==> flow/design.v (excerpt) <==
module top (
    input         clk,
    input         reset,
    output [31:0] PC,
    input  [31:0] Instr,
    output        MemWrite,
    output [31:0] DataAdr,
    output [31:0] WriteData,
    input  [31:0] ReadData
);
    wire        PCSrc;
    wire        MemtoReg;
    wire [1:0]  ALUControl;
    wire [1:0]  ImmSrc;
    wire        RegWrite;
    wire        ALUSrc;
    wire [1:0]  RegSrc;
    wire [31:0] ALUResult;
    wire [31:0] SrcA, SrcB, ExtImm;
    wire [31:0] RD1, RD2;
    wire N, Z, C, V;
    assign DataAdr = ALUResult;
    wire [3:0]  Cond;
    wire [1:0]  Op;
    wire [5:0]  Funct;
    wire [3:0]  Rd;
    Datapath datapath_inst (
        .clk(clk),
        .reset(reset),
        .PCSrc(PCSrc),
        .MemtoReg(MemtoReg),
        .MemWrite(MemWrite),
        .ALUSrc(ALUSrc),
        .ALUControl(ALUControl),
        .ImmSrc(ImmSrc),
        .RegWrite(RegWrite),
        .RegSrc(RegSrc),
        .Instr(Instr),
        .N(N), .Z(Z), .C(C), .V(V),
        .PC(PC),
        .ALUResult(ALUResult),
        .WriteData(WriteData),
        .ReadData(ReadData),
        .SrcA(SrcA),
        .SrcB(SrcB),
        .ExtImm(ExtImm),
        .RD1(RD1),
        .RD2(RD2)
    );
    assign Cond  = Instr[31:28];
    assign Op    = Instr[27:26];
    assign Funct = { Instr[25], Instr[24:21], Instr[20] };  
    assign Rd    = Instr[15:12];
    Control_Unit control_inst (
        .clk(clk),
        .reset(reset),
        .Rd(Rd),
        .Op(Op),
        .Funct(Funct),
        .Cond(Cond),
        .N(N), .Z(Z), .C(C), .V(V),
        .PCSrc(PCSrc),
        .MemtoReg(MemtoReg),
        .MemWrite(MemWrite),
        .ALUControl(ALUControl),
        .ImmSrc(ImmSrc),
        .RegWrite(RegWrite),
        .ALUSrc(ALUSrc),
        .RegSrc(RegSrc)
    );
endmodule
For scale: about 3100 cells after synthesis, about 540 flip-flops, ~160 I/O pins.
==> flow/config.mk <==
export PLATFORM = sky130hd
export DESIGN_NAME = top
export DESIGN_NICKNAME = top
export VERILOG_FILES = /design/flow/design.v
export SDC_FILE = /design/flow/constraint.sdc
export NUM_CORES = 4
export LEC_CHECK = 0
export CAP_MARGIN = 20
export CORE_MARGIN = 2
export CORE_UTILIZATION = 57
export PLACE_DENSITY = 0.76
export SETUP_SLACK_MARGIN = 0.83
export SLEW_MARGIN = 20
==> flow/constraint.sdc <==
create_clock -name core_clock -period 5.8 [get_ports {clk}]
set_input_delay 1.1600 -clock core_clock [delete_from_list [all_inputs] [get_ports {clk}]]
set_output_delay 1.1600 -clock core_clock [all_outputs]
set_load 0.01 [all_outputs]
run.sh (not shown) runs the stock make flow with config.mk's settings and CLKGATE_MAP_FILE=.
The baseline reached the layout checks and failed them: negative setup slack.
Edit:
Settings changed: CORE_UTILIZATION 57 to 72, CTS_CLUSTER_DIAMETER from default to 374, CTS_CLUSTER_SIZE from default to 98, PLACE_DENSITY 0.76 to 0.6, SETUP_SLACK_MARGIN 0.83 to 5.
Clock period 5.8 ns to 12.2 ns, I/O delays scaled along.
Effect:
- With this change the flow did not get past 5_1_grt, error GRT-0232
- area after synthesis does not change
- die size went down by about a fifth
- synthesized cell count is unchanged
Edit:
Settings changed: CORE_UTILIZATION 72 to 57, CTS_CLUSTER_DIAMETER 374 to 44, CTS_CLUSTER_SIZE 98 to 75, SETUP_SLACK_MARGIN 5 to 1.68, TNS_END_PERCENT from default to 5.
Clock period 12.2 ns to 6.06 ns, I/O delays scaled along.
Outcome:
- This time the run finished but failed the layout checks on negative setup slack
- synthesized cell count stays the same
- area after synthesis stays the same
- die area goes up by 26%
Edit:
Settings changed: CORE_UTILIZATION 57 to 61, CTS_CLUSTER_DIAMETER 44 to default, CTS_CLUSTER_SIZE 75 to default, MAX_ROUTING_LAYER from default to met4, SETUP_SLACK_MARGIN 1.68 to 1.62, TNS_END_PERCENT 5 to default.
Clock period 6.06 ns to 5.84 ns, I/O delays scaled along.
Outcome: This time the run ended with an error in 5_1_grt; die area decreases by 6.5%; synthesized area stays the same; synthesized cell count is unchanged.
Edit:
Settings changed: ABC_AREA from default to 1, CELL_PAD_IN_SITES_GLOBAL_PLACEMENT from default to 3, CORE_UTILIZATION 61 to 40, CTS_CLUSTER_SIZE from default to 18, MAX_ROUTING_LAYER met4 to default, PLACE_DENSITY 0.6 to default, SETUP_SLACK_MARGIN 1.62 to default.
Clock period 5.84 ns to 11.0 ns, I/O delays scaled along.
After rerunning: The new run went through all stages and came out clean. Synthesized cell count came out higher by 44%. Die size came out higher by about 54%. Area after synthesis came out higher by 1.6%.

## run A
Starting RTL as in the previous note.
Settings: LEC_CHECK=0, CAP_MARGIN=20, CORE_MARGIN=2, CORE_UTILIZATION=57, CTS_CLUSTER_DIAMETER=44, PLACE_DENSITY=0.6, SETUP_SLACK_MARGIN=1.68, SLEW_MARGIN=20; clock period 6.06 ns.
[flow] run A | stages: complete | final checks: fail | reason: negative setup slack
Input changes introduced in run B (baseline for comparison: run A):
- a deleted CTS_CLUSTER_DIAMETER that had been 44
- a change of SETUP_SLACK_MARGIN from 1.68 to -0.5
- an added MAX_ROUTING_LAYER of met4
- a change of CORE_UTILIZATION from 57 to 58
- a change of the clock period (ns, I/O delays scaled along) from 6.06 to 8.48
### Flow results
- The layout from run B, despite a flow that completed every stage, fails the layout checks, with the failing checks listed as negative setup slack.
- Between run A and run B, finished layout cell area decreased.
- First-iteration DRC count: run B vs run A down 2112
- Per the comparison of run B with run A, combinational power share now smaller, pin count of the biggest net entering global routing increased 45%, number of antenna violations at the first check in global routing fell by 7, met1 usage increased 0.65 points.
Edits applied to the flow inputs when going from run B to run C:
- PLACE_DENSITY: 0.6 -> 0.72
- SETUP_SLACK_MARGIN: -0.5 -> 0.09
- CAP_MARGIN: 20 -> 30
- the clock period (ns, I/O delays scaled along): 8.48 -> 5.79
### Flow results
- Looking at clock buffer instance count of the final layout across run B and run C, the one that comes out lower is run C.
- Reported for run B and run C, inserted tap cell count turned out identical to the last digit.
- Design area (higher): run C
- Run C ends up with a number of setup buffers added after CTS that is 44 higher than in run B.
- Cmp run B and run C / final cycle utilization of the critical path / higher: run C
- To summarise run C: no stage aborted, but the layout did not pass its checks, failing on negative setup slack.
- Compare run B and run C | via count lower: run B
- Final setup violation count, run B and run C: smaller value in run B
- Run B → run C: clock share of power shows a reduction of 3.2 points, number of resized instances in the post-cts repair step now sits higher.
Edits applied to the flow inputs when going from run C to run D:
- PLACE_DENSITY now 0.64, was 0.72
- CORE_UTILIZATION now 57, was 58
- MAX_ROUTING_LAYER no longer set, was met4
- CAP_MARGIN now 20, was 30
- SETUP_SLACK_MARGIN now -0.32, was 0.09
- the clock period (ns, I/O delays scaled along) now 5.8, was 5.79
[summary]
- Run D -> stages 100% | layout checks FAIL | negative setup slack
- NOTE: area growth from synthesis to layout in run D exceeds that of run C
- A first element of the critical path of Instr[27] is what run C shows, while Instr[2] belongs to run D.
- Compared with run C, run D shows die boundary width higher by 0.86%.
- Run comparison: run D highest-delay cell along the critical path sky130_fd_sc_hd__clkdlybuf4s50_1; run C highest-delay cell along the critical path sky130_fd_sc_hd__or3b_4
- Compare run D and run C | total buffers and inverters traversed by the critical path lower: run C
- As far as via count is concerned, run D and run C perform about the same.
- Per the comparison of run D with run C, power after layout fell by about 2.4%; die area now larger; placed instance area now larger; multi-input logic portion of the cell area barely changed.

top again, from the RTL that the note above started with.
Settings: LEC_CHECK=0, ABC_AREA=1, CAP_MARGIN=25, CELL_PAD_IN_SITES_DETAIL_PLACEMENT=2, CORE_MARGIN=8, CORE_UTILIZATION=40, CTS_CLUSTER_DIAMETER=155, CTS_CLUSTER_SIZE=79, GPL_TIMING_DRIVEN=0, HOLD_SLACK_MARGIN=0.28, SETUP_SLACK_MARGIN=5, SLEW_MARGIN=20; clock period 16.7 ns.
The baseline never finished: it broke off in 5_1_grt.
Then changed:
ABC_AREA = unset   (was 1)
CAP_MARGIN = 20   (was 25)
CELL_PAD_IN_SITES_DETAIL_PLACEMENT = unset   (was 2)
CORE_MARGIN = 2   (was 8)
CTS_CLUSTER_DIAMETER = unset   (was 155)
CTS_CLUSTER_SIZE = unset   (was 79)
GPL_TIMING_DRIVEN = unset   (was 0)
HOLD_SLACK_MARGIN = unset   (was 0.28)
PLACE_DENSITY = 0.6   (was unset)
clock period = 10.4 ns   (was 16.7 ns; I/O delays follow)
=>
- With this change the flow completed without violations
- synthesized area goes down slightly
- die area shrinks by roughly a tenth
- synthesized cell count goes down by a quarter to a third
Then changed:
CORE_UTILIZATION = 58   (was 40)
MAX_ROUTING_LAYER = met4   (was unset)
SETUP_SLACK_MARGIN = 0.64   (was 5)
clock period = 5.84 ns   (was 10.4 ns; I/O delays follow)
=>
- With this change the flow reached the layout checks and failed them: setup timing
- power went up by about 70%
- cell area decreases by about 1.4%
- wire length shrinks by about 5.6%
- sequential power climbs by about 70%
- worst hold slack got worse by 13 ps
- area after synthesis does not change
- clock-buffer cell count fell by 1
- die size shrinks by 31%
- utilization rose by 26 points
- non-clock buffer count grows by 254
Then changed:
ABC_AREA = 1   (was unset)
CELL_PAD_IN_SITES_DETAIL_PLACEMENT = 2   (was unset)
CORE_MARGIN = 6   (was 2)
CORE_UTILIZATION = 40   (was 58)
CTS_CLUSTER_DIAMETER = 155   (was unset)
CTS_CLUSTER_SIZE = 79   (was unset)
HOLD_SLACK_MARGIN = 0.13   (was unset)
MAX_ROUTING_LAYER = unset   (was met4)
PLACE_DENSITY = unset   (was 0.6)
SETUP_SLACK_MARGIN = 5   (was 0.64)
clock period = 16.7 ns   (was 5.84 ns; I/O delays follow)
With this change the flow never finished: it broke off in 5_1_grt on GRT-0232.
Synthesized cell count grows by 44%.
Area after synthesis rises by 1.6%.
Die size is higher by 54%.

job 6441:
Starting RTL as in the previous note.
Settings: LEC_CHECK=0, CAP_MARGIN=20, CORE_MARGIN=2, CORE_UTILIZATION=58, MAX_ROUTING_LAYER=met4, SETUP_SLACK_MARGIN=0.94, SLEW_MARGIN=20; clock period 5.79 ns.
Job 6441: all stages done; final checks FAILED (negative setup slack).
[inputs] job 2470 vs job 6441
- PLACE_DENSITY now 0.6, previously not set
- MAX_ROUTING_LAYER no longer set, was met4
- CORE_UTILIZATION now 57, was 58
- SETUP_SLACK_MARGIN now 5, was 0.94
- the clock period (ns, I/O delays scaled along) now 12.7, was 5.79
## What came out
Job 2470: done, clean on timing, DRC and antenna
Run comparison: job 2470 top routing layer in use met5; job 6441 top routing layer in use met4
Diff job 6441 and job 2470: global-route usage lower in job 2470
Per the comparison of job 2470 with job 6441, final wirelength shrank by 6900 um, number of rows in the core area picked up an extra 1, count of buffers from port buffering flat, maximum number of pins on one net before global-route repair rose about 50%, count of inserted antenna diode cells decreased 7.
In the flow results for job 6441 and job 2470, the worst path setup slack after routing is smaller on job 6441.
diff inputs: job 2470 => job 1597
- removing SETUP_SLACK_MARGIN (formerly 5)
- removing PLACE_DENSITY (formerly 0.6)
- changing the clock period (ns, I/O delays scaled along) from 12.7 to 5.63
### Flow results
Completing all stages was not enough for job 1597: its layout failed the final checks because of negative setup slack.
Number of cells on the worst reg-to-reg path (lower): job 2470
The cell type of the slowest stage on the worst timing path comes out sky130_fd_sc_hd__a222oi_1 in one run and sky130_fd_sc_hd__clkdlybuf4s50_1 in the other, namely in job 2470 and job 1597 respectively.
Job 2470 -> job 1597: non-clock buffer count increased by more than half
When job 1597 is measured against job 2470, its register-to-register setup slack turns out 6.28 ns lower.
Job 1597 ends up with a cell count that is 602 higher than in job 2470.
Power and IR drop assume default switching activity.
